== JK ==
## cpu
module cpu(
    input clk,
    input reset,
    output [7:0] imem_addr,
    input [18:0] imem_data,
    output [7:0] dmem_addr,
    output [18:0] dmem_wdata,
    output dmem_we,
    input [18:0] dmem_rdata,
    output rf_we,
    output [2:0] rf_waddr,
    output [18:0] rf_wdata
);
Size: roughly 4400 cells after synthesis, about 350 flip-flops, roughly 99 I/O pins.
Settings: LEC_CHECK=0, ABC_AREA=1, CAP_MARGIN=20, CORE_MARGIN=2, CORE_UTILIZATION=71, CTS_CLUSTER_DIAMETER=276, CTS_CLUSTER_SIZE=34, GPL_ROUTABILITY_DRIVEN=1, MAX_ROUTING_LAYER=met5, PLACE_DENSITY=0.65, SETUP_SLACK_MARGIN=-2.0, SLEW_MARGIN=30, TNS_END_PERCENT=5; clock period 33.0 ns.
run.sh (not shown) runs the stock make flow with config.mk's settings and CLKGATE_MAP_FILE=.
No final results exist for JK, since it was stopped by error GRT-0232 during global routing.
> inputs changed (JK -> MS)
Settings: PLACE_DENSITY no longer set, was 0.65; CTS_CLUSTER_SIZE no longer set, was 34; MAX_ROUTING_LAYER no longer set, was met5; CAP_MARGIN now 15, was 20; CTS_CLUSTER_DIAMETER no longer set, was 276; CORE_UTILIZATION now 66, was 71; GPL_ROUTABILITY_DRIVEN no longer set, was 1; ABC_AREA no longer set, was 1; TNS_END_PERCENT no longer set, was 5; SLEW_MARGIN now 20, was 30; the clock period (ns, I/O delays scaled along) now 34.5, was 33.0.
Findings:
- Seen in the log of JK: GRT-0232 during global routing, after which the run never completed.
- [flow] MS | stages: complete | final checks: fail | reason: setup timing
- Comparing sequential element share of the synthesized area for MS and JK, the smaller number came from MS.
- MS reports a lower net count of the mapped netlist than JK does.
- Placeable core region of MS exceeds that of JK by more than 10%.
- From JK to MS the numbers moved as follows: post-synthesis adder-cell area fraction fell by 0.47 points, yosys stat chip area rose by 2.4%.
- Relative to JK, fraction of the core area occupied by cells at floorplan decreased by 5.2 points in MS.
- MS vs. JK: number of cells in Yosys stat shows a reduction of about 5.5%, die size went up about 10%.

---

Starting RTL as in the previous note.
clock: 36.3 ns
lec_check: 0
cap_margin: 20
cell_pad_in_sites_detail_placement: 2
core_margin: 2
core_utilization: 49
cts_cluster_diameter: 74
cts_cluster_size: 49
place_density_lb_addon: 0.07
slew_margin: 20
tns_end_percent: 70
The starting point ended with an error in 3_5_place_dp (DPL-0033).
==> next run, changes <==
CELL_PAD_IN_SITES_DETAIL_PLACEMENT = unset   (was 2)
CORE_UTILIZATION = 58   (was 49)
CTS_CLUSTER_DIAMETER = unset   (was 74)
CTS_CLUSTER_SIZE = unset   (was 49)
PLACE_DENSITY_LB_ADDON = unset   (was 0.07)
TNS_END_PERCENT = unset   (was 70)
clock period = 20.6 ns   (was 36.3 ns; I/O delays follow)
Result: The changed run completed and failed the layout checks on negative setup slack. Area after synthesis does not change. Die area is lower by 15%. Synthesized cell count does not change.
==> next run, changes <==
ABC_AREA = 1   (was unset)
CORE_UTILIZATION = 72   (was 58)
CTS_CLUSTER_DIAMETER = 241   (was unset)
CTS_CLUSTER_SIZE = 38   (was unset)
SETUP_SLACK_MARGIN = 5.0   (was unset)
TNS_END_PERCENT = 5   (was unset)
=> This time the run did not get past 5_1_grt with GRT-0232; synthesized area drops by about 2.4%; die area drops by 21%; synthesized cell count climbs by about 6%.
==> next run, changes <==
HOLD_SLACK_MARGIN = 0.27   (was unset)
SETUP_SLACK_MARGIN = -2.0   (was 5.0)
After rerunning:
- The new run aborted during 5_1_grt with GRT-0232
- area after synthesis stays the same
- die size stays the same
- synthesized cell count stays the same
==> next run, changes <==
CTS_CLUSTER_DIAMETER = 399   (was 241)
CTS_CLUSTER_SIZE = 96   (was 38)
HOLD_SLACK_MARGIN = unset   (was 0.27)
PLACE_DENSITY = 0.41   (was unset)
SETUP_SLACK_MARGIN = unset   (was -2.0)
TNS_END_PERCENT = unset   (was 5)
clock period = 17.9 ns   (was 20.6 ns; I/O delays follow)
Effect: The changed run stopped in 5_1_grt; area after synthesis is unchanged; synthesized cell count does not change; die area stays the same.

---

cpu again, from the RTL that the note above started with.
clock: 20.6 ns
lec_check: 0
abc_area: 1
cap_margin: 20
core_margin: 2
core_utilization: 72
cts_cluster_diameter: 262
place_density: 0.66
slew_margin: 20
The baseline did not get past 5_1_grt.
==> next run, changes <==
Settings changed: CORE_UTILIZATION 72 to 62, CTS_CLUSTER_DIAMETER 262 to not set, PLACE_DENSITY 0.66 to not set.
Clock period 20.6 ns to 40.0 ns, I/O delays scaled along.
What happened:
- This time the run passed the timing, design-rule and antenna checks
- synthesized cell count does not change
- die area came out higher by about a fifth
- synthesized area stays the same
==> next run, changes <==
Settings changed: ABC_AREA 1 to not set, CORE_UTILIZATION 62 to 66, CTS_CLUSTER_SIZE set to 63.
Clock period 40.0 ns to 16.8 ns, I/O delays scaled along.
After rerunning:
- Now the flow stopped in 5_1_grt (GRT-0232)
- die area falls by about 3.7%
- area after synthesis rises by 2.4%
- synthesized cell count falls by about 5.5%
==> next run, changes <==
Settings changed: CORE_UTILIZATION 66 to 40, CTS_CLUSTER_SIZE 63 to not set, SETUP_SLACK_MARGIN set to 5.0.
Clock period 16.8 ns to 37.0 ns, I/O delays scaled along.
What happened:
- Now the flow produced a clean layout
- die size rose by well over a third
- synthesized cell count does not change
- area after synthesis does not change
==> next run, changes <==
Settings changed: ABC_AREA set to 1, CORE_UTILIZATION 40 to 62, CTS_CLUSTER_SIZE set to 96, SETUP_SLACK_MARGIN 5.0 to not set.
Clock period 37.0 ns to 17.9 ns, I/O delays scaled along.
What happened: This time the run ended with an error in 5_1_grt with GRT-0232. Area after synthesis went down by 2.4%. Die size went down by 37%. Synthesized cell count went up by 5.8%.

---

== run A ==
Starting RTL as in the previous note.
clock: 63.1 ns
lec_check: 0
cap_margin: 30
core_margin: 2
core_utilization: 58
cts_cluster_diameter: 58
gpl_routability_driven: 1
hold_slack_margin: -0.03
max_routing_layer: met5
place_density_lb_addon: 0.17
setup_slack_margin: 5.0
slew_margin: 30
tns_end_percent: 35
### run A -> run B
# run A
export LEC_CHECK = 0
export CAP_MARGIN = 30
export CORE_MARGIN = 2
export CORE_UTILIZATION = 58
export CTS_CLUSTER_DIAMETER = 58
export GPL_ROUTABILITY_DRIVEN = 1
export HOLD_SLACK_MARGIN = -0.03
export MAX_ROUTING_LAYER = met5
export PLACE_DENSITY_LB_ADDON = 0.17
export SETUP_SLACK_MARGIN = 5.0
export SLEW_MARGIN = 30
export TNS_END_PERCENT = 35
create_clock -name core_clock -period 63.1 [get_ports {clk}]
# run B
export LEC_CHECK = 0
export CAP_MARGIN = 20
export CORE_MARGIN = 2
export CORE_UTILIZATION = 72
export PLACE_DENSITY = 0.66
export SETUP_SLACK_MARGIN = 5.0
export SLEW_MARGIN = 20
create_clock -name core_clock -period 20.6 [get_ports {clk}]
- Run B: it failed during global routing (5_1_grt), and the tool reported GRT-0116.
- Run B vs run A, half-perimeter wire length after detailed placement went up by 9.4%.
- When run B is set beside run A, its placer congestion estimate turns out to be 0.12 larger.
- Compared with run A, run B shows post-CTS setup repair buffer count higher by 167.
- Compared with run A, in run B placed standard-cell area +14%, total clock buffers created by CTS -7.5%, y dimension of the die -25 µm.
- Run B vs. run A: die boundary width shows a reduction of 10%, placed cell count rose 481, post-cts sizing count picked up an extra 205.
Modified inputs, run C compared to run B
# run B
export LEC_CHECK = 0
export CAP_MARGIN = 20
export CORE_MARGIN = 2
export CORE_UTILIZATION = 72
export PLACE_DENSITY = 0.66
export SETUP_SLACK_MARGIN = 5.0
export SLEW_MARGIN = 20
create_clock -name core_clock -period 20.6 [get_ports {clk}]
# run C
export LEC_CHECK = 0
export CAP_MARGIN = 20
export CORE_MARGIN = 2
export CORE_UTILIZATION = 40
export SLEW_MARGIN = 20
create_clock -name core_clock -period 37.0 [get_ports {clk}]
### Flow results
The log for run B ends in global routing (5_1_grt) with error GRT-0116, so the run never completed.
Every stage of the flow completed for run C, and the final layout passed the timing, design-rule and antenna checks.
Relative to run B, floorplan die area has gone up in run C.
Per the comparison of run C with run B, number of instances resized during post-cts repair shows a reduction of 168, overall die width shows an increase of 34%, multiplexer area fraction after synthesis did not really move.
Routability congestion estimate from global placement was lower in the run labelled run C.
Relative to run B, the minimum setup slack after placement of run C is higher by 14.72 ns.
diff inputs: run C => run D
# run C
export LEC_CHECK = 0
export CAP_MARGIN = 20
export CORE_MARGIN = 2
export CORE_UTILIZATION = 40
export SLEW_MARGIN = 20
create_clock -name core_clock -period 37.0 [get_ports {clk}]
# run D
export LEC_CHECK = 0
export ABC_AREA = 1
export CAP_MARGIN = 20
export CORE_MARGIN = 2
export CORE_UTILIZATION = 72
export PLACE_DENSITY = 0.66
export SETUP_SLACK_MARGIN = -2.0
export SLEW_MARGIN = 20
create_clock -name core_clock -period 29.6 [get_ports {clk}]
==> results <==
Re floorplan utilization: run D is 32 points up on run C.
Run C did not stop at any stage, and its layout met the timing, design-rule and antenna checks.
The flow ended early for run D: it failed with a tool error in global routing (5_1_grt).
In the reports for run C and run D, the smaller worst setup slack before clock tree synthesis belongs to run D.
Run D gives more post-CTS setup repair buffer count than run C did.
Total clock buffers created by CTS shrinks by more than 10% when moving from run C to run D.

---

Starting RTL as in the previous note.
==> flow/config.mk <==
export PLATFORM = sky130hd
export DESIGN_NAME = cpu
export DESIGN_NICKNAME = cpu
export VERILOG_FILES = /design/flow/design.v
export SDC_FILE = /design/flow/constraint.sdc
export NUM_CORES = 4
export LEC_CHECK = 0
export ABC_AREA = 1
export CAP_MARGIN = 20
export CORE_ASPECT_RATIO = 1.37
export CORE_MARGIN = 2
export CORE_UTILIZATION = 72
export CTS_CLUSTER_DIAMETER = 399
export CTS_CLUSTER_SIZE = 96
export HOLD_SLACK_MARGIN = 0.29
export PLACE_DENSITY = 0.41
export SETUP_SLACK_MARGIN = -1.29
export SLEW_MARGIN = 20
==> flow/constraint.sdc <==
create_clock -name core_clock -period 16.4 [get_ports {clk}]
set_input_delay 3.2800 -clock core_clock [delete_from_list [all_inputs] [get_ports {clk}]]
set_output_delay 3.2800 -clock core_clock [all_outputs]
set_load 0.01 [all_outputs]
The starting point stopped in 5_1_grt.
Next try:
CORE_ASPECT_RATIO = default   (was 1.37)
CORE_UTILIZATION = 56   (was 72)
CTS_CLUSTER_DIAMETER = 241   (was 399)
CTS_CLUSTER_SIZE = default   (was 96)
HOLD_SLACK_MARGIN = default   (was 0.29)
PLACE_DENSITY = default   (was 0.41)
SETUP_SLACK_MARGIN = default   (was -1.29)
clock period = 28.0 ns   (was 16.4 ns; I/O delays follow)
The changed run finished but fails on negative setup slack.
Die area climbs by a quarter to a third.
Synthesized area stays the same.
Synthesized cell count stays the same.
Next try:
ABC_AREA = default   (was 1)
CTS_CLUSTER_DIAMETER = default   (was 241)
CTS_CLUSTER_SIZE = 10   (was default)
GPL_TIMING_DRIVEN = 0   (was default)
PLACE_DENSITY = 0.71   (was default)
clock period = 38.0 ns   (was 28.0 ns; I/O delays follow)
The changed run finished but fails on negative setup slack; area after synthesis increases by about 2.4%; fmax shrinks by about 1.3%; non-clock buffer count decreases by 520; die area grows by 2.4%; routed wire length climbs by 6.4%; utilization went down by 6.9 points; hold slack barely changes.
